===== design/flow/run.sh =====
#!/bin/bash
# the make line also repeats each setting of config.mk as NAME=value (left out here)
make -C /OpenROAD-flow-scripts/flow DESIGN_CONFIG=/design/flow/config.mk WORK_HOME=/design/flow/orfs CLKGATE_MAP_FILE= finish

===== design/flow/config.mk =====
export PLATFORM = sky130hd
export DESIGN_NAME = user_proj_mul32
export DESIGN_NICKNAME = user_proj_mul32
export VERILOG_FILES = /design/flow/design.v
export SDC_FILE = /design/flow/constraint.sdc
export NUM_CORES = 4
export LEC_CHECK = 0
export CAP_MARGIN = 35
export CORE_ASPECT_RATIO = 0.75
export CORE_MARGIN = 2
export CORE_UTILIZATION = 61
export MAX_ROUTING_LAYER = met4
export PLACE_DENSITY = 0.92
export SETUP_SLACK_MARGIN = 1.78
export SLEW_MARGIN = 20
export TNS_END_PERCENT = 5

===== design/flow/constraint.sdc =====
create_clock -name core_clock -period 6.63 [get_ports {wb_clk_i}]
set_input_delay 1.3260 -clock core_clock [delete_from_list [all_inputs] [get_ports {wb_clk_i}]]
set_output_delay 1.3260 -clock core_clock [all_outputs]
set_load 0.01 [all_outputs]

===== design/flow/design.v =====
`default_nettype none
module spm #(parameter size = 32)(
    input wire              clk, 
    input wire              rst,
    input wire              clr,
    input wire              y,
    input wire [size-1:0]   x,
    output wire             p
);
    wire[size-1:1] pp;
    wire[size-1:0] xy;
    genvar i;
    CSADD csa0 (.clk(clk), .rst(rst), .clr(clr), .x(x[0]&y), .y(pp[1]), .sum(p));
    generate 
        for(i=1; i<size-1; i=i+1) begin
            CSADD csa (.clk(clk), .rst(rst), .clr(clr), .x(x[i]&y), .y(pp[i+1]), .sum(pp[i]));
        end 
    endgenerate
    TCMP tcmp (.clk(clk), .rst(rst), .clr(clr), .a(x[size-1]&y), .s(pp[size-1]));
endmodule
module CSADD(
    input wire  clk, 
    input wire  rst,
    input wire  clr,
    input wire  x, 
    input wire  y,
    output reg  sum
);
    reg sc;
    wire hsum1, hco1;
    assign hsum1 = y ^ sc;
    assign hco1 = y & sc;
    wire hsum2, hco2;
    assign hsum2 = x ^ hsum1;
    assign hco2 = x & hsum1;
    always @(posedge clk or posedge rst) begin
        if (rst) begin
            sum <= 1'b0;
            sc <= 1'b0;
        end
        else if (clr) begin
            sum <= 1'b0;
            sc <= 1'b0;
        end
        else begin
            sum <= hsum2;
            sc <= hco1 ^ hco2;
        end
    end
endmodule
module TCMP (
    input wire  clk, 
    input wire  rst,
    input wire  clr,
    input wire  a, 
    output reg  s
);
    reg z;
    always @(posedge clk or posedge rst) begin
        if (rst) begin
            s <= 1'b0;
            z <= 1'b0;
        end
        else if (clr) begin
            s <= 1'b0;
            z <= 1'b0;
        end
        else begin
            z <= a | z;
            s <= a ^ z;
        end
    end
endmodule
`default_nettype none
module mul32 (
    input wire          clk,
    input wire          rst,
    input wire          start,
    input wire  [31:0]  mc,
    input wire  [31:0]  mp,
    output reg  [63:0]  p,
    output wire         done
);
    wire        pw;
    reg [31:0]  Y;
    reg [7:0]   cnt, ncnt;
    reg [1:0]   state, nstate;
    localparam  IDLE=0, RUNNING=1, DONE=2;
    always @(posedge clk or posedge rst)
        if(rst)
            state  <= IDLE;
        else 
            state <= nstate;
    always @*
        case(state)
            IDLE    :   if(start) nstate = RUNNING; else nstate = IDLE;
            RUNNING :   if(cnt == 64) nstate = DONE; else nstate = RUNNING; 
            DONE    :   if(start) nstate = RUNNING; else nstate = DONE;
            default :   nstate = IDLE;
        endcase
    always @(posedge clk)
        cnt <= ncnt;
    always @*
        case(state)
            IDLE    :   ncnt = 0;
            RUNNING :   ncnt = cnt + 1;
            DONE    :   ncnt = 0;
            default :   ncnt = 0;
        endcase
    always @(posedge clk or posedge rst)
        if(rst)
            Y <= 32'b0;
        else if((start == 1'b1)) 
            Y <= mp;
        else if(state==RUNNING) 
            Y <= (Y >> 1);
    always @(posedge clk) 
        if(start)
            p <= 64'b0;
        else if(state==RUNNING)
            p <= {pw, p[63:1]};
    wire y = (state==RUNNING) ? Y[0] : 1'b0;
    spm #(.size(32)) spm32(
        .clk(clk),
        .rst(rst),
        .clr(start),
        .x(mc),
        .y(y),
        .p(pw)
    );
    assign done = (state == DONE);
endmodule
`default_nettype none
module user_proj_mul32 
(
    input wb_clk_i,
    input wb_rst_i,
    input wbs_stb_i,
    input wbs_cyc_i,
    input wbs_we_i,
    input [3:0] wbs_sel_i,
    input [31:0] wbs_dat_i,
    input [31:0] wbs_adr_i,
    output reg wbs_ack_o,
    output reg [31:0] wbs_dat_o,
    output [2:0] irq
);
    reg start;
    wire done;
    wire sys_clk;
    localparam MC_OFF = 8'h00, MP_OFF = 8'h04, P0_OFF = 8'h08, P1_OFF = 8'h0C;
    reg  [31:0]         MP, MC;
    wire [63:0]         P;
    wire                valid           = wbs_stb_i & wbs_cyc_i;
    wire                we              = wbs_we_i && valid;
    wire                re              = ~wbs_we_i && valid;
    wire [3:0]          byte_wr_en      = wbs_sel_i & {4{we}}; 
    wire                we_mp_reg       = we & (wbs_adr_i[7:0] == MP_OFF);
    wire                we_mc_reg       = we & (wbs_adr_i[7:0] == MC_OFF);
    wire                re_mp_reg       = re & (wbs_adr_i[7:0] == MP_OFF);
    wire                re_mc_reg       = re & (wbs_adr_i[7:0] == MC_OFF);
    wire                re_p0_reg       = re & (wbs_adr_i[7:0] == P0_OFF);
    wire                re_p1_reg       = re & (wbs_adr_i[7:0] == P1_OFF);
    assign sys_clk = wb_clk_i;
    always @(posedge sys_clk or posedge wb_rst_i) begin  
        if(wb_rst_i)
            MC <= 32'h0;
        else if(we_mc_reg)  
            MC <= wbs_dat_i;
    end
    always @(posedge sys_clk or posedge wb_rst_i) begin  
        if(wb_rst_i)
            MP <= 32'h0;
        else if(we_mp_reg) 
            MP <= wbs_dat_i;
    end 
    always @(posedge sys_clk or posedge wb_rst_i) begin  
        if(wb_rst_i)
            wbs_ack_o <= 0;
        else
        begin
            if ((we_mc_reg || we_mp_reg || (re_p0_reg && done) || (re_p1_reg && done)))
            begin
                wbs_ack_o <=1;
            end
            else 
                wbs_ack_o <=0; 
        end
    end
    always@(posedge sys_clk or posedge wb_rst_i) begin
        if(wb_rst_i)
            wbs_dat_o <= 32'hDEADBEEF;
        else
        begin
            if (re_p0_reg)
                wbs_dat_o <= P[31:0];
            else if (re_p1_reg)
                 wbs_dat_o <= P[63:32];
            else if (re_mp_reg)
                 wbs_dat_o <= MP;
            else if (re_mc_reg)
                 wbs_dat_o <= MC;
            else
               wbs_dat_o <= 32'hDEADBEEF; 
        end
    end
    always @(posedge sys_clk) 
        start <= (we_mp_reg && wbs_ack_o) ? 1'b1 : 1'b0;
    assign irq = 3'b000;	 
    mul32 mul (
        .clk(wb_clk_i),
        .rst(wb_rst_i),
        .start(start),
        .mc(MC),
        .mp(MP),
        .p(P),
        .done(done)
    );
endmodule

==> out/qor.csv, run 1 <==
stage;metric;value;unit
run_status;status;timing/DRC/antenna clean;
logic_synthesis;synth-compound-area-share;1.93;%
sta;finClkSkew;0.00846;ns
critical_path;worst_path_top_cell_family_by_delay;simple AND/OR/NAND/NOR gates;
power_and_ir_drop;top_power_group;sequential cells;
sta;final_hold_viol_count;0;
route;drt.antenna.violating_nets;0;
logic_synthesis;synth-seq-area-share;55.9;%
cts;h-tree-depth;1;
sta;drv_slew;0;
sta;max_freq;273;MHz
logic_synthesis;fa_ha_area_share;5.76;%
cts;clock_slew_at_reported_path_ffs;0.07;ns
global_route;first_pass_grt_wire_length;37800;microns
layout;filler_cell_count_in_the_final_layout;1085;
power_and_ir_drop;power.clock.total;0.00138;W
cts;cts.hold.buffers_added;0;
cts;cts_resized;0;
sta;worst_slew_margin_rel;43.0;%
logic_synthesis;syn_area_per_cell;13.3;sq um
run;drv_cap;0;
logic_synthesis;topCellsByArea;sky130_fd_sc_hd__dfrtp_1 (37%), sky130_fd_sc_hd__dfxtp_1 (13%), sky130_fd_sc_hd__mux2i_1 (8.3%);
logic_synthesis;ys_seq_elements;269;
route;detail_route.first_pass.iterations;5;
place;gp_congestion;0.795;
critical_path;worst-path-max-fanout;21;
power_and_ir_drop;pwr.group.sequential;0.00165;W
logic_synthesis;syn_area;11400;sq um
sta;final-setup-viol-count;0;
critical_path;regToRegEndpoint;mul.spm32.genblk1[14].csa.sum;
place;io_buffer_count;77;
logic_synthesis;synthTopCellsByCount;sky130_fd_sc_hd__dfrtp_1 (171), sky130_fd_sc_hd__mux2i_1 (95), sky130_fd_sc_hd__dfxtp_1 (73);
place;place_hpwl;14000;microns
sta;worst_hold_slack;0.469;ns
power_and_ir_drop;switching_component_of_the_power;0.000653;W
layout;flow.area_growth_from_synthesis;16.0;%
power_and_ir_drop;leakagePower;6.07;nW
global_route;globalRouteTotalUtil;24.9;%
critical_path;rr_startpoint;mul.state[2];
cts;cts_inserted_buffers;25;
power_and_ir_drop;power_combinational;0.0000919;W
cts;ctsRootBufferMaster;sky130_fd_sc_hd__clkbuf_16;
cts;clock_sink_count;269;
global_route;antenna_found_initial;0;
critical_path;timing_worst_setup_path_type;primary input to flop;
sta;timing.final.crit_share;55.3;%
logic_synthesis;mux_area_share;21.9;%
critical_path;critical_path.n_buffers_inverters;2;
sta;grt_setup_unrepaired;false;
power_and_ir_drop;swShare;21.0;%
sta;finalCriticalPeriod;3.67;ns
critical_path;kind_of_end_point_of_the_critical_path;flop;
cts;clock_latency;0.52;ns
floorplan;fp_util;62.0;%
critical_path;crit_required;7.03;ns
floorplan;floorplan.die.height;123;microns
power_and_ir_drop;max-vdd-ir-drop;0.000147;V
logic_synthesis;synthArstFlopShare;72.9;%
route;detail_route.vias_per_cell;5.74;
critical_path;crit_path_end;MP[31];
critical_path;timing.reg2reg.setup_slack;3.90;ns
critical_path;worst-path-stages;5;
floorplan;num_rows;43;
critical_path;reg2regPathDepth;4;
logic_synthesis;synthesis.instances;858;
floorplan;die_width;162;microns
logic_synthesis;yosys_area;11400;sq um
power_and_ir_drop;power_frac_comb;3.0;%
critical_path;cp_cell_sequence;clkdlybuf4s50_1 -> or4b_4 -> or4_2 -> buf_4 -> mux2_1;
route;num_vias;6805;
cts;cts_tree;yes;
logic_synthesis;ys.flop_type;sky130_fd_sc_hd__dfrtp_1;
global_route;first_global_vias;7235;
logic_synthesis;ys.warnings.count;4;
sta;fin_setup_tns;0;ns
global_route;grt_start_max_net_pins;102;
logic_synthesis;simple_gate_area_share;11.6;%
worst_hold_path;worst_min_path_class;flop to flop;
critical_path;worstSetupStartpoint;wbs_adr_i[1];
critical_path;cp.arrival;4.06;ns
logic_synthesis;synth.lib_cells_used.distinct;40;
sta;worst-slew-pin-transition;0.854;ns
critical_path;worst_path_max_delay_cell;sky130_fd_sc_hd__or4_2;
power_and_ir_drop;clock_power_share;44.2;%
route;wl_per_cell;19.6;microns
logic_synthesis;cells_in_synth_stat_txt;858;
route;drt_first_iter_violations;648;
cts;cts.path.max_buffers;3;
worst_hold_path;min_to;mul.cnt[0];
run;tool_warnings;56;
worst_hold_path;min_from;mul.cnt[0];
power_and_ir_drop;internal_power;0.00246;W
power_and_ir_drop;pwr_density_cell;235;nW/um^2
cts;cts.repair_timing.setup_buffer_count;0;
route;drc_violations;0;
layout;finish.net_count;1027;
floorplan;core_area;18500;sq um
critical_path;critical_path.startpoint_type;primary input;
worst_hold_path;hold-path-cell-count;1;
critical_path;worst_path_largest_cell_delay;0.93;ns
route;finalWirelength;23200;microns
logic_synthesis;number_of_synthesized_flops_with_an_enable_pin;0;
logic_synthesis;xor_share;0.230;%
floorplan;boundaryPins;109;
route;insertedDiodeCount;0;
global_route;global_route.overflow_total;0;
logic_synthesis;top_area_share;37.4;%
power_and_ir_drop;flop_pwr_share;52.9;%
floorplan;design.die.area;19900;sq um
logic_synthesis;ys_top_logic_family;multiplexers;
logic_synthesis;area_leader_netlist;sky130_fd_sc_hd__dfrtp_1;
logic_synthesis;synth.most_common_cell;sky130_fd_sc_hd__dfrtp_1;
[layer usage]
layer / wire length [microns] / GRT usage, % / up-vias / share of wire [%]
met5: 0 / - / - / 0
met4: 487 / 7.47 / 0 / 2.1
met3: 968 / 3.89 / 48 / 4.2
met2: 11400 / 39.1 / 170 / 49
met1: 10400 / 34.4 / 3539 / 45
li1: - / - / 3048 / -
[cell type report]
type / instances / area, sq um / area share (%)
Clock buffer: 40 / 752 / 5.67
Clock inverter: 5 / 31.3 / 0.236
Inverter: 8 / 33.8 / 0.255
Multi-Input combinational cell: 523 / 4760 / 35.9
Sequential cell: 269 / 6400 / 48.3
Tap cell: 247 / 309 / 2.33
Timing Repair Buffer: 93 / 967 / 7.29
[through the flow]
step / instances / instance area, sq um / utilization (%) / total power, W / worst slack [ns]
CTS: 1183 / 13200 / 71.6 / 0.00312 / 2.97
global route: 1185 / 13300 / 71.9 / 0.00320 / 2.92
finish: 1185 / 13300 / 71.9 / 0.00311 / 2.96
floorplan: 860 / 11400 / - / 0.00172 / 2.79
detailed placement: 1138 / 12400 / 67.3 / 0.00177 / 2.42
global placement: 1134 / 12400 / 67.0 / 0.00177 / 2.48
==> inputs of run 2 (changes only) <==
CAP_MARGIN = 20   (was 35)
CELL_PAD_IN_SITES_GLOBAL_PLACEMENT = 0   (was unset)
CORE_ASPECT_RATIO = unset   (was 0.75)
CORE_UTILIZATION = 72   (was 61)
CTS_CLUSTER_DIAMETER = 35   (was unset)
CTS_CLUSTER_SIZE = 80   (was unset)
MAX_ROUTING_LAYER = unset   (was met4)
PLACE_DENSITY = unset   (was 0.92)
PLACE_DENSITY_LB_ADDON = 0.02   (was unset)
SETUP_SLACK_MARGIN = 0.74   (was 1.78)
TNS_END_PERCENT = unset   (was 5)
clock period = 2.5 ns   (was 6.63 ns; I/O delays follow)
==> run 2 against run 1 <==
Core utilization grew 23 points. Clock skew grew 0.0064 ns. Routed wire length grew 99%. Synthesized area is the same. Sequential cell count is the same. Critical path type is now flop to flop. Sequential power grew to 2.6 times the previous value. Highest routed layer is now met5. Still clean. Sequential share of layout area shrank 5.5 points. Die size shrank 15%. Combinational power grew to 3.4 times the previous value. Cell count grew 5.1%.
==> out/qor.csv, run 2 <==
stage;metric;value;unit
power_and_ir_drop;swShare;23.0;%
sta;worst_slew_margin_rel;45.0;%
logic_synthesis;synthesis.instances;858;
place;place_hpwl;15100;microns
logic_synthesis;cells_in_synth_stat_txt;858;
route;drt.antenna.violating_nets;0;
global_route;grt_start_max_net_pins;79;
logic_synthesis;topCellsByArea;sky130_fd_sc_hd__dfrtp_1 (37%), sky130_fd_sc_hd__dfxtp_1 (13%), sky130_fd_sc_hd__mux2i_1 (8.3%);
global_route;first_pass_grt_wire_length;55800;microns
critical_path;timing.reg2reg.setup_slack;0.24;ns
logic_synthesis;mux_area_share;21.9;%
cts;clock_latency;0.54;ns
route;met1Wirelength;13900;microns
global_route;globalRouteTotalUtil;45.6;%
sta;finalCriticalPeriod;2.26;ns
logic_synthesis;synth.most_common_cell;sky130_fd_sc_hd__dfrtp_1;
critical_path;kind_of_end_point_of_the_critical_path;flop;
sta;fin_setup_tns;0;ns
critical_path;critical_path.n_buffers_inverters;3;
place;gp_congestion;0.794;
power_and_ir_drop;fin_total_pwr;0.0114;W
worst_hold_path;worst_min_path_class;primary input to asynchronous set/reset pin;
sta;timing.final.crit_share;90.3;%
logic_synthesis;synth.lib_cells_used.distinct;40;
sta;max_freq;443;MHz
logic_synthesis;ys.flop_type;sky130_fd_sc_hd__dfrtp_1;
floorplan;design.die.area;16900;sq um
route;wl_per_cell;37.2;microns
logic_synthesis;number_of_synthesized_flops_with_an_enable_pin;0;
global_route;first_global_vias;9093;
sta;drv_slew;0;
sta;postLayoutSetupSlackWorst;0.243;ns
floorplan;core_area;15700;sq um
power_and_ir_drop;power_frac_comb;2.7;%
critical_path;cp.arrival;2.59;ns
route;drt_first_iter_violations;1527;
sta;worst-slew-pin-transition;0.802;ns
critical_path;timing_worst_setup_path_type;flop to flop;
cts;ctsRootBufferMaster;sky130_fd_sc_hd__clkbuf_16;
logic_synthesis;synth-seq-area-share;55.9;%
critical_path;reg2regPathDepth;5;
power_and_ir_drop;switching_component_of_the_power;0.00262;W
run_status;status;timing/DRC/antenna clean;
place;io_buffer_count;77;
layout;design_area;15000;sq um
power_and_ir_drop;clock_power_share;58.9;%
route;detail_route.vias_per_cell;7.33;
sta;final-setup-viol-count;0;
run;drv_cap;0;
sta;worst_hold_slack;0.304;ns
route;met2WireLength;20600;microns
power_and_ir_drop;internal_power;0.00876;W
logic_synthesis;ys_seq_elements;269;
route;num_vias;9125;
sta;final_hold_viol_count;0;
floorplan;floorplan.die.height;130;microns
route;top_layer;met5;
critical_path;cp_cell_sequence;buf_6 -> buf_4 -> bufbuf_16 -> mux2i_1 -> o21ai_0;
cts;cts.hold.buffers_added;0;
logic_synthesis;synth-compound-area-share;1.93;%
power_and_ir_drop;power.clock.total;0.00670;W
logic_synthesis;syn_area_per_cell;13.3;sq um
cts;clock_slew_at_reported_path_ffs;0.06;ns
critical_path;crit_required;2.84;ns
logic_synthesis;synthTopCellsByCount;sky130_fd_sc_hd__dfrtp_1 (171), sky130_fd_sc_hd__mux2i_1 (95), sky130_fd_sc_hd__dfxtp_1 (73);
power_and_ir_drop;pwr.group.sequential;0.00437;W
logic_synthesis;ys_top_logic_family;multiplexers;
cts;cts_tree;yes;
cts;h-tree-depth;2;
power_and_ir_drop;flop_pwr_share;38.4;%
global_route;antenna_found_initial;9;
logic_synthesis;syn_area;11400;sq um
critical_path;rr_startpoint;mul.state[2];
power_and_ir_drop;top_power_group;the clock network;
critical_path;worst_path_top_cell_family_by_delay;multiplexers;
critical_path;regToRegEndpoint;mul.Y[21];
place;postPlaceCellArea;12800;sq um
logic_synthesis;fa_ha_area_share;5.76;%
place;pre_cts_ws;-0.251;ns
floorplan;fp_util;72.8;%
logic_synthesis;xor_share;0.230;%
cts;cts.path.max_buffers;3;
floorplan;num_rows;46;
cts;clock_sink_count;269;
logic_synthesis;ys.warnings.count;4;
critical_path;worst_path_largest_cell_delay;0.64;ns
global_route;global_route.overflow_total;0;
power_and_ir_drop;pwr_density_cell;761;nW/um^2
logic_synthesis;synthArstFlopShare;72.9;%
route;finalWirelength;46300;microns
floorplan;boundaryPins;109;
cts;cts_inserted_buffers;41;
run;tool_warnings;58;
critical_path;critical_path.startpoint_type;flop;
layout;finish.net_count;1100;
logic_synthesis;top_area_share;37.4;%
power_and_ir_drop;power_combinational;0.000308;W
route;met3RoutedLength;6540;microns
power_and_ir_drop;max-vdd-ir-drop;0.000719;V
power_and_ir_drop;leakagePower;6.90;nW
logic_synthesis;yosys_area;11400;sq um
logic_synthesis;simple_gate_area_share;11.6;%
critical_path;worst-path-max-fanout;17;
logic_synthesis;area_leader_netlist;sky130_fd_sc_hd__dfrtp_1;
critical_path;crit_path_end;mul.Y[21];
sta;finClkSkew;0.0149;ns
layout;flow.area_growth_from_synthesis;30.9;%
critical_path;worstSetupStartpoint;mul.state[2];
route;detail_route.first_pass.iterations;7;
critical_path;worst_path_max_delay_cell;sky130_fd_sc_hd__mux2i_1;
sta;grt_setup_unrepaired;true;
critical_path;worst-path-stages;5;
route;drc_violations;0;
floorplan;die_width;130;microns
[run 2: layout make-up]
type	count	area, sq um
repair buffers	150	1670
clock buffers	51	1170
multi-input cells	523	5020
diodes	3	7.51
flip-flops and latches	269	6410
fillers	326	744
well taps	216	270
clock inverters	25	388
inverters	8	33.8
[run 2: metrics by stage]
| stage | std cells | utilization (%) |
|---|---|---|
| floorplan | 860 | - |
| global placement | 1126 | 81.3 |
| detailed placement | 1126 | 81.3 |
| finish | 1245 | 95.3 |
| CTS | 1225 | 93.4 |
| global route | 1244 | 95.2 |
[run 2: per-layer routing]
layer | up-vias | track usage, %
met5 | - | 0
met4 | 10 | 30.7
met3 | 468 | 9.72
met2 | 1073 | 73.5
met1 | 4375 | 56.1
li1 | 3199 | -
[run 2: repair_timing]
action / CTS / global route
pin swaps: 5 / 12
gates cloned: 6 / 4
endpoints found under the setup margin: 177 / 121
gates resized: 141 / 53
setup buffers: 17 / 13
==> inputs of run 3 (changes only) <==
CAP_MARGIN = 40   (was 20)
CELL_PAD_IN_SITES_GLOBAL_PLACEMENT = unset   (was 0)
CORE_MARGIN = 9   (was 2)
CORE_UTILIZATION = 22   (was 72)
CTS_CLUSTER_DIAMETER = 358   (was 35)
CTS_CLUSTER_SIZE = unset   (was 80)
GPL_TIMING_DRIVEN = 0   (was unset)
MIN_ROUTING_LAYER = met1   (was unset)
PLACE_DENSITY = 0.59   (was unset)
PLACE_DENSITY_LB_ADDON = unset   (was 0.02)
SETUP_SLACK_MARGIN = unset   (was 0.74)
SLEW_MARGIN = 35   (was 20)
clock period = 2.98 ns   (was 2.5 ns; I/O delays follow)
==> run 3 against run 2 <==
Synthesized cell count did not move. Synthesized area stayed put. Largest power group is now sequential cells. Clock-buffer cell count shrank 11. Combinational power shrank 22%. Global-route usage decreased by 36 points. Design area fell by 5.5%. Still clean. Core utilization fell by 68 points. Clock power is about 50% lower. Die size rose to 3.6 times the previous value. Worst hold slack better by 0.14 ns. Sequential power decreased by 16%.
==> out/qor.csv, run 3 <==
stage;metric;value;unit
run_status;status;timing/DRC/antenna clean;
layout;flow.area_growth_from_synthesis;23.8;%
critical_path;worst_path_top_cell_family_by_delay;simple AND/OR/NAND/NOR gates;
power_and_ir_drop;flop_pwr_share;50.7;%
logic_synthesis;ys_seq_elements;269;
cts;cts_tree;yes;
logic_synthesis;area_leader_netlist;sky130_fd_sc_hd__dfrtp_1;
layout;design_area;14200;sq um
floorplan;floorplan.die.height;246;microns
sta;finalCriticalPeriod;2.67;ns
logic_synthesis;synthesis.instances;858;
critical_path;worst_path_max_delay_cell;sky130_fd_sc_hd__nor4_2;
logic_synthesis;synth-seq-area-share;55.9;%
logic_synthesis;synth.most_common_cell;sky130_fd_sc_hd__dfrtp_1;
critical_path;crit_path_end;MC[22];
sta;final_hold_viol_count;0;
floorplan;num_rows;83;
global_route;global_route.overflow_total;0;
logic_synthesis;synthTopCellsByCount;sky130_fd_sc_hd__dfrtp_1 (171), sky130_fd_sc_hd__mux2i_1 (95), sky130_fd_sc_hd__dfxtp_1 (73);
cts;clock_slew_at_reported_path_ffs;0.07;ns
global_route;globalRouteTotalUtil;9.48;%
sta;worst_slew_margin_rel;45.4;%
critical_path;critical_path.n_buffers_inverters;2;
logic_synthesis;synthArstFlopShare;72.9;%
cts;ctsRootBufferMaster;sky130_fd_sc_hd__clkbuf_16;
power_and_ir_drop;pwr_density_cell;511;nW/um^2
logic_synthesis;topCellsByArea;sky130_fd_sc_hd__dfrtp_1 (37%), sky130_fd_sc_hd__dfxtp_1 (13%), sky130_fd_sc_hd__mux2i_1 (8.3%);
power_and_ir_drop;leakagePower;6.24;nW
critical_path;worstSetupStartpoint;wbs_adr_i[5];
power_and_ir_drop;switching_component_of_the_power;0.00158;W
cts;cts_inserted_buffers;27;
power_and_ir_drop;internal_power;0.00565;W
run;tool_warnings;56;
global_route;first_pass_grt_wire_length;45100;microns
floorplan;design.die.area;60500;sq um
logic_synthesis;cells_in_synth_stat_txt;858;
critical_path;crit_required;3.40;ns
logic_synthesis;number_of_synthesized_flops_with_an_enable_pin;0;
floorplan;die_width;246;microns
logic_synthesis;mux_area_share;21.9;%
sta;drv_slew;0;
power_and_ir_drop;pwr.group.sequential;0.00366;W
sta;grt_setup_unrepaired;false;
power_and_ir_drop;swShare;21.8;%
power_and_ir_drop;max-vdd-ir-drop;0.000416;V
critical_path;cp.arrival;3.09;ns
logic_synthesis;syn_area;11400;sq um
cts;cts_resized;0;
logic_synthesis;ys.warnings.count;4;
power_and_ir_drop;power.clock.total;0.00332;W
critical_path;timing_worst_setup_path_type;primary input to flop;
logic_synthesis;top_area_share;37.4;%
critical_path;worst-path-stages;5;
logic_synthesis;syn_area_per_cell;13.3;sq um
logic_synthesis;synth.lib_cells_used.distinct;40;
place;gp_congestion;0.763;
logic_synthesis;fa_ha_area_share;5.76;%
route;wl_per_cell;17.1;microns
global_route;antenna_found_initial;0;
floorplan;fp_util;22.2;%
critical_path;reg2regPathDepth;6;
route;drc_violations;0;
critical_path;critical_path.startpoint_type;primary input;
layout;filler_cell_count_in_the_final_layout;5275;
place;io_buffer_count;75;
critical_path;cp_cell_sequence;clkdlybuf4s50_1 -> or4b_4 -> nor4_2 -> buf_2 -> mux2_2;
route;detail_route.first_pass.iterations;4;
sta;timing.final.crit_share;89.8;%
power_and_ir_drop;power_combinational;0.000240;W
place;postPlaceCellArea;13300;sq um
logic_synthesis;simple_gate_area_share;11.6;%
power_and_ir_drop;fin_total_pwr;0.00722;W
global_route;first_global_vias;7365;
place;place_hpwl;21300;microns
cts;clock_sink_count;269;
run;drv_cap;0;
worst_hold_path;worst_min_path_class;primary input to asynchronous set/reset pin;
critical_path;worst_path_largest_cell_delay;0.68;ns
cts;cts.hold.buffers_added;0;
logic_synthesis;synth-compound-area-share;1.93;%
global_route;grt_start_max_net_pins;29;
cts;clock_latency;0.54;ns
logic_synthesis;xor_share;0.230;%
floorplan;boundaryPins;109;
layout;finish.net_count;1084;
sta;worst-slew-pin-transition;0.819;ns
power_and_ir_drop;power_frac_comb;3.3;%
critical_path;rr_startpoint;mul.state[2];
power_and_ir_drop;top_power_group;sequential cells;
cts;cts.repair_timing.setup_buffer_count;0;
route;insertedDiodeCount;0;
power_and_ir_drop;clock_power_share;46.0;%
sta;finClkSkew;0.00982;ns
cts;cts.path.max_buffers;3;
sta;final-setup-viol-count;0;
route;detail_route.vias_per_cell;4.07;
critical_path;kind_of_end_point_of_the_critical_path;flop;
cts;h-tree-depth;1;
floorplan;core_area;51400;sq um
route;drt_first_iter_violations;343;
critical_path;timing.reg2reg.setup_slack;0.43;ns
critical_path;worst-path-max-fanout;10;
route;num_vias;6837;
logic_synthesis;yosys_area;11400;sq um
logic_synthesis;ys.flop_type;sky130_fd_sc_hd__dfrtp_1;
route;drt.antenna.violating_nets;0;
logic_synthesis;ys_top_logic_family;multiplexers;
route;finalWirelength;28700;microns
sta;max_freq;374;MHz
critical_path;regToRegEndpoint;mul.spm32.genblk1[9].csa.sum;
-- run 3: metrics by stage --
stage | hold slack, ns | worst slack [ns] | util (%) | TNS (ns) | std cells
5_1_grt | 0.468 | 0.235 | 27.5 | 0 | 1678
2_1_floorplan | 0.426 | -0.128 | - | -21.88 | 860
3_3_place_gp | 0.447 | -1.73 | 25.4 | -324.15 | 1615
3_5_place_dp | 0.456 | -0.382 | 25.8 | -14.35 | 1625
4_1_cts | 0.438 | 0.205 | 27.5 | 0 | 1675
6_report | 0.446 | 0.305 | 27.5 | 0 | 1678
-- run 3: per-layer routing --
| layer | part of all wire (%) | GRT usage, % |
|---|---|---|
| met1 | 44 | 12.4 |
| met2 | 48 | 15.7 |
| met3 | 5.4 | 1.93 |
| met4 | 2.1 | 2.48 |
| met5 | 0 | 0 |
-- run 3: layout make-up --
type | instances | area, sq um | area share (%)
Multi-Input combinational cell | 523 | 4750 | 33.5
Clock buffer | 40 | 805 | 5.69
Tap cell | 680 | 851 | 6.01
Clock inverter | 10 | 63.8 | 0.451
Buffer | 60 | 270 | 1.91
Sequential cell | 269 | 6400 | 45.2
Timing Repair Buffer | 88 | 983 | 6.95
Inverter | 8 | 33.8 | 0.239
==> inputs of run 4 (changes only) <==
CAP_MARGIN = 35   (was 40)
CELL_PAD_IN_SITES_DETAIL_PLACEMENT = 2   (was unset)
CELL_PAD_IN_SITES_GLOBAL_PLACEMENT = 1   (was unset)
CORE_MARGIN = 2   (was 9)
CORE_UTILIZATION = 26   (was 22)
CTS_CLUSTER_DIAMETER = 35   (was 358)
GPL_ROUTABILITY_DRIVEN = 0   (was unset)
MIN_ROUTING_LAYER = unset   (was met1)
PLACE_DENSITY = 0.45   (was 0.59)
SLEW_MARGIN = 5   (was 35)
TNS_END_PERCENT = 15   (was unset)
clock period = 5.66 ns   (was 2.98 ns; I/O delays follow)
==> run 4 against run 3 <==
Still clean on timing, DRC and antenna. Cell count down 1.4%. Total power down 15%. Non-clock buffer count down 4. Register-to-register slack better by 2.6 ns. Critical path depth unchanged. Die size down 25%. Sequential share of layout area down 4.0 points. Global-route usage up 6.1 points. Sequential power down 47%. Design area up 9.7%.
==> out/qor.csv, run 4 <==
stage;metric;value;unit
critical_path;timing_worst_setup_path_type;primary input to flop;
critical_path;timing.reg2reg.setup_slack;3.00;ns
floorplan;die_width;214;microns
place;io_buffer_count;75;
logic_synthesis;synthArstFlopShare;72.9;%
critical_path;worst_path_max_delay_cell;sky130_fd_sc_hd__clkbuf_1;
logic_synthesis;topCellsByArea;sky130_fd_sc_hd__dfrtp_1 (37%), sky130_fd_sc_hd__dfxtp_1 (13%), sky130_fd_sc_hd__mux2i_1 (8.3%);
critical_path;crit_required;6.08;ns
global_route;first_pass_grt_wire_length;52400;microns
route;drt_first_iter_violations;181;
cts;cts.hold.buffers_added;0;
critical_path;crit_path_end;wbs_dat_o[0];
route;drc_violations;0;
power_and_ir_drop;max-vdd-ir-drop;0.000191;V
cts;h-tree-depth;3;
run;drv_cap;0;
logic_synthesis;xor_share;0.230;%
global_route;antenna_found_initial;2;
critical_path;worst-path-max-fanout;10;
logic_synthesis;syn_area_per_cell;13.3;sq um
logic_synthesis;area_leader_netlist;sky130_fd_sc_hd__dfrtp_1;
sta;grt_setup_unrepaired;false;
sta;max_freq;296;MHz
sta;finalCriticalPeriod;3.38;ns
run_status;status;timing/DRC/antenna clean;
global_route;global_route.overflow_total;0;
logic_synthesis;synthTopCellsByCount;sky130_fd_sc_hd__dfrtp_1 (171), sky130_fd_sc_hd__mux2i_1 (95), sky130_fd_sc_hd__dfxtp_1 (73);
worst_hold_path;min_from;mul.cnt[0];
power_and_ir_drop;swShare;20.7;%
critical_path;worst-path-stages;5;
route;detail_route.first_pass.iterations;4;
sta;finClkSkew;0.0178;ns
sta;timing.final.crit_share;59.7;%
logic_synthesis;synth-seq-area-share;55.9;%
sta;worst-slew-pin-transition;0.922;ns
logic_synthesis;mux_area_share;21.9;%
critical_path;cp_cell_sequence;clkdlybuf4s50_1 -> or4b_4 -> nor3_1 -> clkbuf_1 -> nand2b_1;
power_and_ir_drop;pwr_density_cell;395;nW/um^2
cts;ctsRootBufferMaster;sky130_fd_sc_hd__clkbuf_16;
power_and_ir_drop;leakagePower;6.93;nW
sta;fin_setup_tns;0;ns
route;detail_route.vias_per_cell;4.39;
global_route;first_global_vias;8417;
logic_synthesis;ys_seq_elements;269;
logic_synthesis;ys.flop_type;sky130_fd_sc_hd__dfrtp_1;
power_and_ir_drop;flop_pwr_share;31.6;%
layout;filler_cell_count_in_the_final_layout;4436;
place;place_hpwl;23100;microns
route;finalWirelength;33500;microns
cts;clock_latency;0.56;ns
sta;postLayoutSetupSlackWorst;2.28;ns
floorplan;boundaryPins;109;
cts;cts.path.max_buffers;3;
power_and_ir_drop;clock_power_share;66.4;%
worst_hold_path;worst_min_path_class;flop to flop;
logic_synthesis;synth.most_common_cell;sky130_fd_sc_hd__dfrtp_1;
critical_path;critical_path.n_buffers_inverters;2;
logic_synthesis;number_of_synthesized_flops_with_an_enable_pin;0;
critical_path;regToRegEndpoint;mul.spm32.genblk1[11].csa.sum;
worst_hold_path;min_to;mul.cnt[0];
logic_synthesis;synth-compound-area-share;1.93;%
power_and_ir_drop;power.clock.total;0.00407;W
global_route;grt_start_max_net_pins;38;
critical_path;worst_path_largest_cell_delay;0.74;ns
power_and_ir_drop;power_combinational;0.000124;W
layout;flow.area_growth_from_synthesis;35.7;%
route;drt.antenna.violating_nets;0;
worst_hold_path;hold-path-cell-count;1;
power_and_ir_drop;switching_component_of_the_power;0.00127;W
logic_synthesis;synthesis.instances;858;
cts;cts_resized;0;
route;num_vias;7261;
sta;worst_slew_margin_rel;38.5;%
place;pre_cts_ws;1.63;ns
cts;cts_inserted_buffers;68;
power_and_ir_drop;pwr.group.sequential;0.00194;W
logic_synthesis;synth.lib_cells_used.distinct;40;
route;wl_per_cell;20.2;microns
power_and_ir_drop;top_power_group;the clock network;
critical_path;kind_of_end_point_of_the_critical_path;flop;
place;postPlaceCellArea;13100;sq um
critical_path;rr_startpoint;mul.state[2];
logic_synthesis;yosys_area;11400;sq um
sta;drv_slew;0;
floorplan;design.die.area;45700;sq um
logic_synthesis;cells_in_synth_stat_txt;858;
run;tool_warnings;55;
critical_path;reg2regPathDepth;6;
logic_synthesis;simple_gate_area_share;11.6;%
logic_synthesis;ys_top_logic_family;multiplexers;
layout;finish.net_count;1121;
layout;seqCellArea;6400;sq um
sta;final_hold_viol_count;0;
cts;cts_tree;yes;
logic_synthesis;syn_area;11400;sq um
cts;clock_slew_at_reported_path_ffs;0.04;ns
power_and_ir_drop;power_frac_comb;2.0;%
logic_synthesis;fa_ha_area_share;5.76;%
critical_path;worst_path_top_cell_family_by_delay;simple AND/OR/NAND/NOR gates;
sta;final-setup-viol-count;0;
floorplan;core_area;43300;sq um
floorplan;num_rows;76;
cts;cts.repair_timing.setup_buffer_count;0;
layout;design_area;15500;sq um
logic_synthesis;top_area_share;37.4;%
power_and_ir_drop;fin_total_pwr;0.00613;W
power_and_ir_drop;internal_power;0.00486;W
floorplan;floorplan.die.height;214;microns
critical_path;worstSetupStartpoint;wbs_adr_i[1];
cts;clock_sink_count;269;
floorplan;fp_util;26.4;%
critical_path;critical_path.startpoint_type;primary input;
global_route;globalRouteTotalUtil;15.6;%
critical_path;cp.arrival;3.80;ns
logic_synthesis;ys.warnings.count;4;
layout;comb_area;4750;sq um
[run 4: stage by stage]
step	utilization [%]	instances	hold slack, ns
after floorplan	-	860	0.426
after global placement	29.9	1520	0.455
after detailed placement	30.3	1529	0.463
after CTS	35.9	1654	0.472
after global routing	35.9	1654	0.495
final	35.9	1655	0.468
[run 4: metal layers]
metal	up-vias	GRT usage (%)	part of all wire, %
met5	-	0	0
met4	0	5.15	2.0
met3	59	3.82	4.1
met2	124	24.4	46
met1	3815	21.2	47
li1	3263	-	-
[run 4: layout make-up]
class | instances | share of cell area [%]
sequential | 269 | 41.2
multi-input combinational | 523 | 30.6
clock buffer | 95 | 12.7
timing repair buffer | 84 | 5.88
tap | 585 | 4.72
clock inverter | 30 | 2.96
buffer | 60 | 1.73
inverter | 8 | 0.218
antenna | 1 | 0.0161
==> inputs of run 5 (changes only) <==
CAP_MARGIN = 20   (was 35)
CELL_PAD_IN_SITES_DETAIL_PLACEMENT = unset   (was 2)
CELL_PAD_IN_SITES_GLOBAL_PLACEMENT = unset   (was 1)
CORE_UTILIZATION = 40   (was 26)
CTS_CLUSTER_DIAMETER = unset   (was 35)
GPL_ROUTABILITY_DRIVEN = unset   (was 0)
GPL_TIMING_DRIVEN = unset   (was 0)
PLACE_DENSITY = unset   (was 0.45)
SETUP_SLACK_MARGIN = 0.41   (was unset)
SLEW_MARGIN = 20   (was 5)
TNS_END_PERCENT = unset   (was 15)
clock period = 4.5 ns   (was 5.66 ns; I/O delays follow)
==> run 5 against run 4 <==
Sequential cell count unchanged. Sequential share of layout area grew 6.0 points. Synthesized area unchanged. Worst setup slack worse by 0.64 ns. Routed wire length shrank 34%. Clock skew down 0.011 ns. Largest power group is now sequential cells.
==> out/qor.csv, run 5 <==
stage;metric;value;unit
logic_synthesis;synth-compound-area-share;1.93;%
sta;postLayoutSetupSlackWorst;1.64;ns
logic_synthesis;ys_top_logic_family;multiplexers;
cts;cts.path.max_buffers;3;
cts;cts_tree;yes;
layout;filler_cell_count_in_the_final_layout;2503;
power_and_ir_drop;power.clock.total;0.00242;W
floorplan;floorplan.die.height;173;microns
power_and_ir_drop;top_power_group;sequential cells;
power_and_ir_drop;pwr_density_cell;367;nW/um^2
critical_path;timing_worst_setup_path_type;primary input to flop;
critical_path;critical_path.startpoint_type;primary input;
sta;drv_slew;0;
route;insertedDiodeCount;0;
logic_synthesis;topCellsByArea;sky130_fd_sc_hd__dfrtp_1 (37%), sky130_fd_sc_hd__dfxtp_1 (13%), sky130_fd_sc_hd__mux2i_1 (8.3%);
critical_path;worst_path_max_delay_cell;sky130_fd_sc_hd__or4_2;
critical_path;rr_startpoint;mul.state[2];
place;postPlaceCellArea;12600;sq um
power_and_ir_drop;leakagePower;6.15;nW
cts;h-tree-depth;1;
critical_path;worst-path-stages;5;
layout;finish.net_count;1028;
layout;comb_area;4760;sq um
route;drc_violations;0;
place;pre_cts_ws;1.10;ns
place;io_buffer_count;77;
critical_path;cp.arrival;3.27;ns
route;wl_per_cell;16.6;microns
logic_synthesis;synthArstFlopShare;72.9;%
sta;finClkSkew;0.00672;ns
critical_path;crit_path_end;MP[29];
global_route;globalRouteTotalUtil;15.0;%
logic_synthesis;synth-seq-area-share;55.9;%
power_and_ir_drop;power_combinational;0.000136;W
floorplan;die_width;173;microns
critical_path;cp_cell_sequence;clkdlybuf4s50_1 -> or4b_4 -> or4_2 -> buf_4 -> mux2_1;
cts;cts.repair_timing.setup_buffer_count;0;
logic_synthesis;ys_seq_elements;269;
place;gp_congestion;0.728;
logic_synthesis;synthTopCellsByCount;sky130_fd_sc_hd__dfrtp_1 (171), sky130_fd_sc_hd__mux2i_1 (95), sky130_fd_sc_hd__dfxtp_1 (73);
sta;timing.final.crit_share;63.6;%
sta;fin_setup_tns;0;ns
logic_synthesis;mux_area_share;21.9;%
logic_synthesis;simple_gate_area_share;11.6;%
global_route;first_global_vias;6665;
logic_synthesis;syn_area;11400;sq um
logic_synthesis;synth.most_common_cell;sky130_fd_sc_hd__dfrtp_1;
logic_synthesis;ys.warnings.count;4;
sta;final-setup-viol-count;0;
global_route;first_pass_grt_wire_length;36700;microns
power_and_ir_drop;clock_power_share;48.6;%
layout;seqCellArea;6410;sq um
sta;worst-slew-pin-transition;0.831;ns
power_and_ir_drop;internal_power;0.00398;W
logic_synthesis;yosys_area;11400;sq um
layout;final_util;48.6;%
logic_synthesis;top_area_share;37.4;%
route;drt.antenna.violating_nets;0;
power_and_ir_drop;flop_pwr_share;48.7;%
critical_path;critical_path.n_buffers_inverters;2;
sta;max_freq;350;MHz
route;detail_route.vias_per_cell;4.83;
run;drv_cap;0;
power_and_ir_drop;fin_total_pwr;0.00499;W
cts;cts_resized;0;
logic_synthesis;xor_share;0.230;%
critical_path;crit_required;4.91;ns
floorplan;core_area;27900;sq um
cts;clock_latency;0.53;ns
layout;design_area;13600;sq um
route;detail_route.first_pass.iterations;4;
floorplan;boundaryPins;109;
run;tool_warnings;57;
cts;clock_slew_at_reported_path_ffs;0.06;ns
power_and_ir_drop;power_frac_comb;2.7;%
worst_hold_path;min_to;mul.cnt[0];
power_and_ir_drop;pwr.group.sequential;0.00243;W
floorplan;fp_util;40.9;%
logic_synthesis;fa_ha_area_share;5.76;%
cts;cts.hold.buffers_added;0;
global_route;global_route.overflow_total;0;
critical_path;worst_path_top_cell_family_by_delay;simple AND/OR/NAND/NOR gates;
place;place_hpwl;13500;microns
sta;worst_slew_margin_rel;44.6;%
logic_synthesis;area_leader_netlist;sky130_fd_sc_hd__dfrtp_1;
logic_synthesis;cells_in_synth_stat_txt;858;
critical_path;worst-path-max-fanout;20;
floorplan;design.die.area;30000;sq um
critical_path;worst_path_largest_cell_delay;0.64;ns
power_and_ir_drop;switching_component_of_the_power;0.00101;W
critical_path;reg2regPathDepth;4;
global_route;grt_start_max_net_pins;119;
critical_path;kind_of_end_point_of_the_critical_path;flop;
route;drt_first_iter_violations;476;
logic_synthesis;ys.flop_type;sky130_fd_sc_hd__dfrtp_1;
logic_synthesis;number_of_synthesized_flops_with_an_enable_pin;0;
run_status;status;timing/DRC/antenna clean;
critical_path;regToRegEndpoint;mul.spm32.genblk1[27].csa.sum;
sta;grt_setup_unrepaired;false;
cts;cts_inserted_buffers;29;
layout;flow.area_growth_from_synthesis;18.7;%
worst_hold_path;min_from;mul.cnt[0];
global_route;antenna_found_initial;0;
cts;ctsRootBufferMaster;sky130_fd_sc_hd__clkbuf_16;
worst_hold_path;worst_min_path_class;flop to flop;
power_and_ir_drop;swShare;20.2;%
logic_synthesis;syn_area_per_cell;13.3;sq um
route;num_vias;6381;
logic_synthesis;synthesis.instances;858;
worst_hold_path;hold-path-cell-count;1;
cts;clock_sink_count;269;
route;finalWirelength;22000;microns
critical_path;worstSetupStartpoint;wbs_adr_i[1];
floorplan;num_rows;61;
sta;final_hold_viol_count;0;
sta;finalCriticalPeriod;2.86;ns
power_and_ir_drop;max-vdd-ir-drop;0.000255;V
logic_synthesis;synth.lib_cells_used.distinct;40;
critical_path;timing.reg2reg.setup_slack;2.30;ns
run 5: layer usage:
layer | track usage, % | routed length, microns | vias to the layer above
met2 | 23.2 | 10000 | 100
li1 | - | - | 3037
met3 | 2.48 | 804 | 25
met4 | 3.64 | 326 | 0
met5 | 0 | 0 | -
met1 | 22.2 | 10800 | 3219
run 5: cell type report:
type,instances,share of cell area (%)
Sequential cell,269,47.2
Multi-Input combinational cell,523,35.1
Timing Repair Buffer,90,6.69
Clock buffer,43,6.40
Tap cell,378,3.48
Clock inverter,10,0.922
Inverter,8,0.249
run 5: metrics by stage:
step | hold WS [ns] | std cells
2_1_floorplan | 0.426 | 860
3_3_place_gp | 0.447 | 1268
3_5_place_dp | 0.453 | 1268
4_1_cts | 0.467 | 1321
5_1_grt | 0.493 | 1321
6_report | 0.465 | 1321
==> inputs of run 6 (changes only) <==
CELL_PAD_IN_SITES_GLOBAL_PLACEMENT = 1   (was unset)
CORE_UTILIZATION = 58   (was 40)
CTS_CLUSTER_DIAMETER = 35   (was unset)
SETUP_SLACK_MARGIN = unset   (was 0.41)
clock period = 5.79 ns   (was 4.5 ns; I/O delays follow)
==> run 6 against run 5 <==
Still clean. Worst setup slack gained 0.51 ns. Sequential share of layout area shrank 1.1 points. Synthesized cell count unchanged. Combinational power is 23% lower. First-iteration DRC count decreased by 39%. Non-clock buffer count increased by 1. Worst hold slack better by 0.0063 ns. Clock skew is 0.0024 ns higher. Clock power grew 5%. Design area grew 2.3%. Largest power group is now the clock network.
==> out/qor.csv, run 6 <==
stage;metric;value;unit
cts;clock_latency;0.51;ns
route;drt_first_iter_violations;290;
sta;max_freq;274;MHz
global_route;antenna_found_initial;1;
place;gp_congestion;0.780;
logic_synthesis;simple_gate_area_share;11.6;%
logic_synthesis;number_of_synthesized_flops_with_an_enable_pin;0;
route;num_vias;6727;
worst_hold_path;min_from;mul.cnt[0];
logic_synthesis;syn_area_per_cell;13.3;sq um
global_route;grt_start_max_net_pins;115;
power_and_ir_drop;pwr_density_cell;326;nW/um^2
worst_hold_path;hold-path-cell-count;1;
route;wl_per_cell;18.6;microns
logic_synthesis;yosys_area;11400;sq um
run_status;status;timing/DRC/antenna clean;
sta;finClkSkew;0.00917;ns
logic_synthesis;synth.most_common_cell;sky130_fd_sc_hd__dfrtp_1;
logic_synthesis;synthesis.instances;858;
cts;ctsRootBufferMaster;sky130_fd_sc_hd__clkbuf_16;
sta;final_hold_viol_count;0;
critical_path;regToRegEndpoint;mul.spm32.genblk1[12].csa.sum;
global_route;first_global_vias;7234;
power_and_ir_drop;switching_component_of_the_power;0.000923;W
sta;timing.final.crit_share;62.9;%
critical_path;critical_path.n_buffers_inverters;2;
worst_hold_path;min_to;mul.cnt[0];
sta;finalCriticalPeriod;3.64;ns
critical_path;crit_required;6.18;ns
sta;worst_slew_margin_rel;36.9;%
run;drv_cap;0;
critical_path;kind_of_end_point_of_the_critical_path;flop;
power_and_ir_drop;power_frac_comb;2.3;%
logic_synthesis;mux_area_share;21.9;%
cts;h-tree-depth;2;
critical_path;worst-path-max-fanout;19;
critical_path;rr_startpoint;mul.state[2];
logic_synthesis;fa_ha_area_share;5.76;%
floorplan;num_rows;51;
floorplan;design.die.area;20900;sq um
power_and_ir_drop;pwr.group.sequential;0.00189;W
critical_path;worstSetupStartpoint;wbs_adr_i[5];
critical_path;worst_path_top_cell_family_by_delay;simple AND/OR/NAND/NOR gates;
critical_path;worst_path_largest_cell_delay;1.02;ns
route;insertedDiodeCount;0;
power_and_ir_drop;power_combinational;0.000105;W
critical_path;cp.arrival;4.03;ns
logic_synthesis;ys.flop_type;sky130_fd_sc_hd__dfrtp_1;
critical_path;worst_path_max_delay_cell;sky130_fd_sc_hd__or4_2;
floorplan;boundaryPins;109;
layout;instances_no_fill;1233;
critical_path;critical_path.startpoint_type;primary input;
route;drt.antenna.violating_nets;0;
floorplan;fp_util;58.9;%
critical_path;worst-path-stages;5;
floorplan;core_area;19400;sq um
power_and_ir_drop;internal_power;0.00361;W
critical_path;timing.reg2reg.setup_slack;3.17;ns
cts;clock_slew_at_reported_path_ffs;0.05;ns
cts;clock_sink_count;269;
place;io_buffer_count;77;
cts;cts.path.max_buffers;3;
logic_synthesis;topCellsByArea;sky130_fd_sc_hd__dfrtp_1 (37%), sky130_fd_sc_hd__dfxtp_1 (13%), sky130_fd_sc_hd__mux2i_1 (8.3%);
run;tool_warnings;60;
logic_synthesis;cells_in_synth_stat_txt;858;
power_and_ir_drop;top_power_group;the clock network;
sta;worst_hold_slack;0.471;ns
logic_synthesis;synthTopCellsByCount;sky130_fd_sc_hd__dfrtp_1 (171), sky130_fd_sc_hd__mux2i_1 (95), sky130_fd_sc_hd__dfxtp_1 (73);
place;dp_cells;1155;
power_and_ir_drop;max-vdd-ir-drop;0.000230;V
power_and_ir_drop;leakagePower;6.37;nW
power_and_ir_drop;swShare;20.4;%
logic_synthesis;synthArstFlopShare;72.9;%
sta;final-setup-viol-count;0;
logic_synthesis;ys.warnings.count;4;
place;place_hpwl;13900;microns
power_and_ir_drop;clock_power_share;56.0;%
critical_path;timing_worst_setup_path_type;primary input to flop;
route;finalWirelength;23000;microns
logic_synthesis;ys_top_logic_family;multiplexers;
critical_path;reg2regPathDepth;4;
logic_synthesis;ys_seq_elements;269;
sta;grt_setup_unrepaired;false;
sta;drv_slew;0;
floorplan;floorplan.die.height;144;microns
layout;finish.net_count;1042;
logic_synthesis;synth-seq-area-share;55.9;%
route;drc_violations;0;
global_route;global_route.overflow_total;0;
cts;cts.hold.buffers_added;0;
route;detail_route.first_pass.iterations;4;
cts;cts_inserted_buffers;42;
cts;cts.repair_timing.setup_buffer_count;0;
power_and_ir_drop;power.clock.total;0.00254;W
logic_synthesis;synth.lib_cells_used.distinct;40;
critical_path;crit_path_end;MP[21];
global_route;globalRouteTotalUtil;23.3;%
logic_synthesis;synth-compound-area-share;1.93;%
cts;cts_resized;0;
floorplan;die_width;144;microns
global_route;first_pass_grt_wire_length;37800;microns
worst_hold_path;worst_min_path_class;flop to flop;
power_and_ir_drop;flop_pwr_share;41.7;%
logic_synthesis;xor_share;0.230;%
cts;cts_tree;yes;
sta;fin_setup_tns;0;ns
layout;flow.area_growth_from_synthesis;21.5;%
logic_synthesis;area_leader_netlist;sky130_fd_sc_hd__dfrtp_1;
sta;worst-slew-pin-transition;0.947;ns
logic_synthesis;top_area_share;37.4;%
route;detail_route.vias_per_cell;5.46;
logic_synthesis;syn_area;11400;sq um
critical_path;cp_cell_sequence;clkdlybuf4s50_1 -> or4b_4 -> or4_2 -> buf_4 -> mux2_4;
[run 6: routing by layer]
layer | global-route usage, % | routed length, microns | vias up
li1 | - | - | 3083
met1 | 33.3 | 10600 | 3481
met2 | 36.7 | 11100 | 128
met3 | 4.74 | 938 | 35
met4 | 6.44 | 395 | 0
met5 | 0 | 0 | -
[run 6: area by class of cell]
class	count	area [sq um]
Tap cell	265	332
Multi-Input combinational cell	523	4760
Sequential cell	269	6400
Clock buffer	55	1190
Inverter	8	33.8
Timing Repair Buffer	91	903
Fill cell	1380	5510
Clock inverter	22	262
[run 6: per-stage QoR]
step	util [%]	total power, W	instance area (sq um)	setup slack, ns
floorplan	-	0.00197	11400	2.12
global placement	64.0	0.00202	12400	1.67
detailed placement	64.0	0.00203	12400	1.65
CTS	71.5	0.00458	13900	2.16
global route	71.6	0.00468	13900	2.12
finish	71.6	0.00453	13900	2.15
==> inputs of run 7 (changes only) <==
CELL_PAD_IN_SITES_GLOBAL_PLACEMENT = unset   (was 1)
CORE_UTILIZATION = 39   (was 58)
CTS_CLUSTER_DIAMETER = unset   (was 35)
clock period = 13.0 ns   (was 5.79 ns; I/O delays follow)
==> run 7 against run 6 <==
Still clean. Via count shrank 5.4%. Sequential share of layout area grew 1.4 points. Core utilization shrank 25 points. Clock skew shrank 0.0027 ns. Clock-buffer cell count shrank 17. First-iteration DRC count grew 27%. Largest cell class unchanged. Highest routed layer unchanged.
==> out/qor.csv, run 7 <==
stage;metric;value;unit
logic_synthesis;top_area_share;37.4;%
floorplan;die_width;175;microns
route;finalWirelength;22300;microns
logic_synthesis;syn_area;11400;sq um
sta;finClkSkew;0.00650;ns
logic_synthesis;cells_in_synth_stat_txt;858;
cts;cts_inserted_buffers;27;
route;num_vias;6366;
sta;final_hold_viol_count;0;
floorplan;boundaryPins;109;
logic_synthesis;synth.most_common_cell;sky130_fd_sc_hd__dfrtp_1;
logic_synthesis;synth-compound-area-share;1.93;%
logic_synthesis;xor_share;0.230;%
logic_synthesis;ys_seq_elements;269;
worst_hold_path;min_to;mul.cnt[0];
route;drt.antenna.violating_nets;0;
critical_path;critical_path.startpoint_type;primary input;
place;dp_cells;1271;
sta;worst-slew-pin-transition;1.10;ns
critical_path;cp.arrival;5.40;ns
floorplan;num_rows;62;
route;detail_route.first_pass.iterations;4;
cts;cts_tree;yes;
sta;postLayoutSetupSlackWorst;8.00;ns
route;drt_first_iter_violations;369;
power_and_ir_drop;power_frac_comb;2.7;%
layout;instances_no_fill;1321;
worst_hold_path;hold-path-cell-count;1;
critical_path;reg2regPathDepth;4;
power_and_ir_drop;flop_pwr_share;49.1;%
critical_path;worst-path-max-fanout;22;
power_and_ir_drop;pwr.group.sequential;0.000840;W
logic_synthesis;area_leader_netlist;sky130_fd_sc_hd__dfrtp_1;
critical_path;timing_worst_setup_path_type;primary input to flop;
global_route;first_pass_grt_wire_length;37100;microns
logic_synthesis;ys_top_logic_family;multiplexers;
cts;cts.hold.buffers_added;0;
sta;final-setup-viol-count;0;
critical_path;worst-path-stages;5;
logic_synthesis;mux_area_share;21.9;%
cts;cts.path.max_buffers;3;
critical_path;rr_startpoint;mul.state[2];
sta;timing.final.crit_share;38.5;%
critical_path;regToRegEndpoint;mul.spm32.genblk1[21].csa.sum;
cts;ctsRootBufferMaster;sky130_fd_sc_hd__clkbuf_16;
critical_path;worst_path_top_cell_family_by_delay;simple AND/OR/NAND/NOR gates;
critical_path;crit_path_end;MP[30];
place;gp_congestion;0.694;
route;wl_per_cell;16.9;microns
cts;h-tree-depth;1;
run;drv_cap;0;
logic_synthesis;synthesis.instances;858;
critical_path;worst_path_max_delay_cell;sky130_fd_sc_hd__or4_2;
place;io_buffer_count;77;
floorplan;floorplan.die.height;175;microns
logic_synthesis;synth.lib_cells_used.distinct;40;
logic_synthesis;yosys_area;11400;sq um
critical_path;kind_of_end_point_of_the_critical_path;flop;
critical_path;critical_path.n_buffers_inverters;2;
power_and_ir_drop;max-vdd-ir-drop;0.0000857;V
run;tool_warnings;56;
critical_path;worstSetupStartpoint;wbs_adr_i[1];
cts;clock_latency;0.52;ns
power_and_ir_drop;fin_total_pwr;0.00171;W
worst_hold_path;min_from;mul.cnt[0];
global_route;globalRouteTotalUtil;15.1;%
sta;drv_slew;0;
worst_hold_path;worst_min_path_class;flop to flop;
sta;max_freq;200;MHz
cts;clock_sink_count;269;
floorplan;core_area;28800;sq um
power_and_ir_drop;pwr_density_cell;127;nW/um^2
critical_path;cp_cell_sequence;clkdlybuf4s50_1 -> or4b_4 -> or4_2 -> buf_4 -> mux2_1;
logic_synthesis;fa_ha_area_share;5.76;%
run_status;status;timing/DRC/antenna clean;
floorplan;fp_util;39.7;%
logic_synthesis;ys.flop_type;sky130_fd_sc_hd__dfrtp_1;
global_route;global_route.overflow_total;0;
critical_path;worst_path_largest_cell_delay;0.94;ns
logic_synthesis;ys.warnings.count;4;
logic_synthesis;synthTopCellsByCount;sky130_fd_sc_hd__dfrtp_1 (171), sky130_fd_sc_hd__mux2i_1 (95), sky130_fd_sc_hd__dfxtp_1 (73);
power_and_ir_drop;swShare;20.1;%
power_and_ir_drop;power.clock.total;0.000824;W
sta;worst_slew_margin_rel;26.7;%
global_route;grt_start_max_net_pins;110;
layout;finish.net_count;1024;
logic_synthesis;simple_gate_area_share;11.6;%
route;detail_route.vias_per_cell;4.82;
power_and_ir_drop;clock_power_share;48.2;%
power_and_ir_drop;switching_component_of_the_power;0.000343;W
place;pre_cts_ws;7.48;ns
sta;finalCriticalPeriod;5.00;ns
cts;cts_resized;0;
sta;fin_setup_tns;0;ns
logic_synthesis;number_of_synthesized_flops_with_an_enable_pin;0;
sta;worst_hold_slack;0.462;ns
power_and_ir_drop;power_combinational;0.0000463;W
logic_synthesis;synth-seq-area-share;55.9;%
logic_synthesis;synthArstFlopShare;72.9;%
global_route;first_global_vias;6747;
logic_synthesis;syn_area_per_cell;13.3;sq um
layout;flow.area_growth_from_synthesis;18.0;%
global_route;antenna_found_initial;0;
critical_path;timing.reg2reg.setup_slack;10.51;ns
cts;clock_slew_at_reported_path_ffs;0.06;ns
sta;grt_setup_unrepaired;false;
route;insertedDiodeCount;0;
power_and_ir_drop;top_power_group;sequential cells;
power_and_ir_drop;leakagePower;6.10;nW
place;place_hpwl;13100;microns
power_and_ir_drop;internal_power;0.00137;W
floorplan;design.die.area;30700;sq um
logic_synthesis;topCellsByArea;sky130_fd_sc_hd__dfrtp_1 (37%), sky130_fd_sc_hd__dfxtp_1 (13%), sky130_fd_sc_hd__mux2i_1 (8.3%);
route;drc_violations;0;
cts;cts.repair_timing.setup_buffer_count;0;
critical_path;crit_required;13.40;ns
run 7: layer usage:
metal  up-vias  global-route usage [%]  wire (microns)
met5         -                       0               0
met4         0                    3.33             331
met3        27                    2.24             774
met2        94                    24.5           10600
met1      3212                    21.4           10600
li1       3033                       -               -
run 7: metrics by stage:
stage          area, sq um  utilization, %
2_1_floorplan        11400               -
4_1_cts              13500            46.8
3_5_place_dp         12500            43.5
6_report             13500            46.9
5_1_grt              13500            46.9
3_3_place_gp         12500            43.5
run 7: cell type report:
class / instances / area, sq um
Timing Repair Buffer: 88 / 863
Tap cell: 384 / 480
Clock inverter: 11 / 211
Inverter: 8 / 37.5
Fill cell: 2558 / 15300
Clock buffer: 38 / 727
Sequential cell: 269 / 6400
Multi-Input combinational cell: 523 / 4770
==> inputs of run 8 (changes only) <==
ABC_AREA = 1   (was unset)
CAP_MARGIN = 30   (was 20)
CORE_ASPECT_RATIO = 1.32   (was unset)
CORE_UTILIZATION = 72   (was 39)
CTS_CLUSTER_DIAMETER = 353   (was unset)
CTS_CLUSTER_SIZE = 10   (was unset)
HOLD_SLACK_MARGIN = 0.29   (was unset)
PLACE_DENSITY_LB_ADDON = 0.2   (was unset)
SETUP_SLACK_MARGIN = 0.73   (was unset)
SLEW_MARGIN = 30   (was 20)
clock period = 2.5 ns   (was 13.0 ns; I/O delays follow)
==> run 8 against run 7 <==
Die size shrank 43%. Global-route usage grew 20 points. Sequential cell count is the same. Critical path depth grew 1. Clock skew grew 0.0094 ns. Clock-buffer cell count grew 18. Critical path type is now flop to flop. Critical endpoint is now mul.spm32.genblk1[21].csa.sum. Largest power group unchanged.
==> out/qor.csv, run 8 <==
stage;metric;value;unit
sta;worst-slew-pin-transition;0.639;ns
critical_path;timing.reg2reg.setup_slack;0.74;ns
run_status;status;timing/DRC/antenna clean;
global_route;antenna_found_initial;0;
layout;final_util;85.4;%
cts;cts_inserted_buffers;30;
sta;max_freq;567;MHz
logic_synthesis;synthTopCellsByCount;sky130_fd_sc_hd__nor2_1 (281), sky130_fd_sc_hd__dfrtp_1 (171), sky130_fd_sc_hd__inv_1 (171);
global_route;global_route.overflow_total;0;
power_and_ir_drop;pwr.group.sequential;0.00437;W
place;io_buffer_count;77;
sta;final-setup-viol-count;0;
critical_path;reg2regPathDepth;6;
critical_path;crit_required;2.97;ns
logic_synthesis;ys_top_logic_family;simple AND/OR/NAND/NOR gates;
cts;clock_slew_at_reported_path_ffs;0.06;ns
logic_synthesis;syn_area_per_cell;8.78;sq um
floorplan;num_rows;53;
global_route;globalRouteTotalUtil;34.8;%
place;gp_congestion;0.860;
critical_path;worst_path_top_cell_family_by_delay;adder cells;
critical_path;worst-path-stages;6;
critical_path;timing_worst_setup_path_type;flop to flop;
logic_synthesis;cells_in_synth_stat_txt;1337;
cts;h-tree-depth;1;
critical_path;worst_path_largest_cell_delay;0.59;ns
sta;finClkSkew;0.0159;ns
logic_synthesis;ys_seq_elements;269;
cts;cts_tree;yes;
route;drc_violations;0;
route;drt_first_iter_violations;1251;
logic_synthesis;synth.most_common_cell;sky130_fd_sc_hd__nor2_1;
route;insertedDiodeCount;0;
sta;timing.final.crit_share;70.5;%
logic_synthesis;xor_share;0;%
layout;flow.area_growth_from_synthesis;15.7;%
power_and_ir_drop;switching_component_of_the_power;0.00184;W
logic_synthesis;area_leader_netlist;sky130_fd_sc_hd__dfrtp_1;
place;place_hpwl;18000;microns
logic_synthesis;synthArstFlopShare;72.9;%
power_and_ir_drop;flop_pwr_share;50.8;%
run;tool_warnings;57;
logic_synthesis;synth.lib_cells_used.distinct;33;
critical_path;crit_path_end;mul.spm32.genblk1[21].csa.sum;
floorplan;boundaryPins;109;
floorplan;fp_util;73.8;%
power_and_ir_drop;max-vdd-ir-drop;0.000666;V
power_and_ir_drop;power_frac_comb;3.3;%
power_and_ir_drop;leakagePower;6.64;nW
logic_synthesis;ys.warnings.count;4;
layout;filler_cell_count_in_the_final_layout;836;
critical_path;worst_path_max_delay_cell;sky130_fd_sc_hd__fa_1;
logic_synthesis;synthesis.instances;1337;
critical_path;critical_path.n_buffers_inverters;2;
critical_path;cp.arrival;2.23;ns
global_route;first_pass_grt_wire_length;47600;microns
worst_hold_path;worst_min_path_class;primary input to asynchronous set/reset pin;
floorplan;core_area;15900;sq um
layout;design_area;13600;sq um
logic_synthesis;synth-compound-area-share;10.5;%
power_and_ir_drop;fin_total_pwr;0.00861;W
critical_path;critical_path.startpoint_type;flop;
power_and_ir_drop;clock_power_share;45.9;%
critical_path;worst-path-max-fanout;13;
power_and_ir_drop;power.clock.total;0.00395;W
logic_synthesis;fa_ha_area_share;5.61;%
sta;drv_slew;0;
route;num_vias;9779;
sta;worst_slew_margin_rel;57.3;%
critical_path;critical-path-top-cell-by-count;sky130_fd_sc_hd__nor2_1;
logic_synthesis;number_of_synthesized_flops_with_an_enable_pin;0;
floorplan;floorplan.die.height;151;microns
logic_synthesis;syn_area;11700;sq um
layout;instances_no_fill;1624;
route;wl_per_cell;18.4;microns
sta;grt_setup_unrepaired;false;
power_and_ir_drop;pwr_density_cell;633;nW/um^2
logic_synthesis;yosys_area;11700;sq um
critical_path;regToRegEndpoint;mul.spm32.genblk1[21].csa.sum;
route;detail_route.first_pass.iterations;8;
power_and_ir_drop;internal_power;0.00677;W
route;detail_route.vias_per_cell;6.02;
sta;final_hold_viol_count;0;
cts;ctsRootBufferMaster;sky130_fd_sc_hd__clkbuf_16;
critical_path;kind_of_end_point_of_the_critical_path;flop;
place;dp_cells;1562;
floorplan;die_width;115;microns
power_and_ir_drop;swShare;21.3;%
cts;cts.path.max_buffers;3;
logic_synthesis;topCellsByArea;sky130_fd_sc_hd__dfrtp_1 (36%), sky130_fd_sc_hd__dfxtp_1 (12%), sky130_fd_sc_hd__nor2_1 (9.0%);
route;drt.antenna.violating_nets;0;
critical_path;rr_startpoint;mul.Y[0];
power_and_ir_drop;top_power_group;sequential cells;
logic_synthesis;top_area_share;36.4;%
logic_synthesis;simple_gate_area_share;20.2;%
global_route;first_global_vias;9685;
critical_path;cp_cell_sequence;nand2_1 -> buf_4 -> nor2_1 -> fa_1 -> inv_1 -> nor2_1;
logic_synthesis;ys.flop_type;sky130_fd_sc_hd__dfrtp_1;
critical_path;worstSetupStartpoint;mul.Y[0];
global_route;grt_start_max_net_pins;67;
power_and_ir_drop;power_combinational;0.000282;W
layout;finish.net_count;1515;
cts;clock_latency;0.55;ns
logic_synthesis;mux_area_share;0;%
run;drv_cap;0;
floorplan;design.die.area;17400;sq um
route;finalWirelength;29900;microns
logic_synthesis;synth-seq-area-share;54.5;%
place;postPlaceCellArea;12800;sq um
cts;clock_sink_count;269;
sta;finalCriticalPeriod;1.76;ns
## run 8: routing by layer
metal  wire length [microns]  vias to the layer above  track usage (%)
li1                        -                     4362                -
met5                       0                        -                0
met4                    1240                        0             12.7
met3                    2320                      128             4.79
met2                   15000                      588             58.1
met1                   11400                     4701             47.0
## run 8: metrics by stage
stage | TNS, ns | hold WS [ns] | setup slack, ns
2_1_floorplan | -87.55 | 0.412 | -0.512
3_3_place_gp | 0 | 0.425 | 0.293
3_5_place_dp | 0 | 0.426 | 0.292
4_1_cts | 0 | 0.415 | 0.659
5_1_grt | 0 | 0.435 | 0.705
6_report | 0 | 0.401 | 0.737
## run 8: area by class of cell
cell class / count / area (sq um) / share of cell area, %
sequential: 269 / 6400 / 47.1
multi-input combinational: 812 / 4290 / 31.5
timing repair buffer: 121 / 1130 / 8.32
clock buffer: 56 / 870 / 6.40
inverter: 174 / 659 / 4.85
tap: 192 / 240 / 1.77
## run 8: what timing repair did
item                       in CTS  in global routing
buffers inserted                2                  4
hold buffers                    0                  0
setup endpoints to repair      58                 56
pin swaps                       0                  1
gates resized                  83                 27
Power and IR drop assume default switching activity.
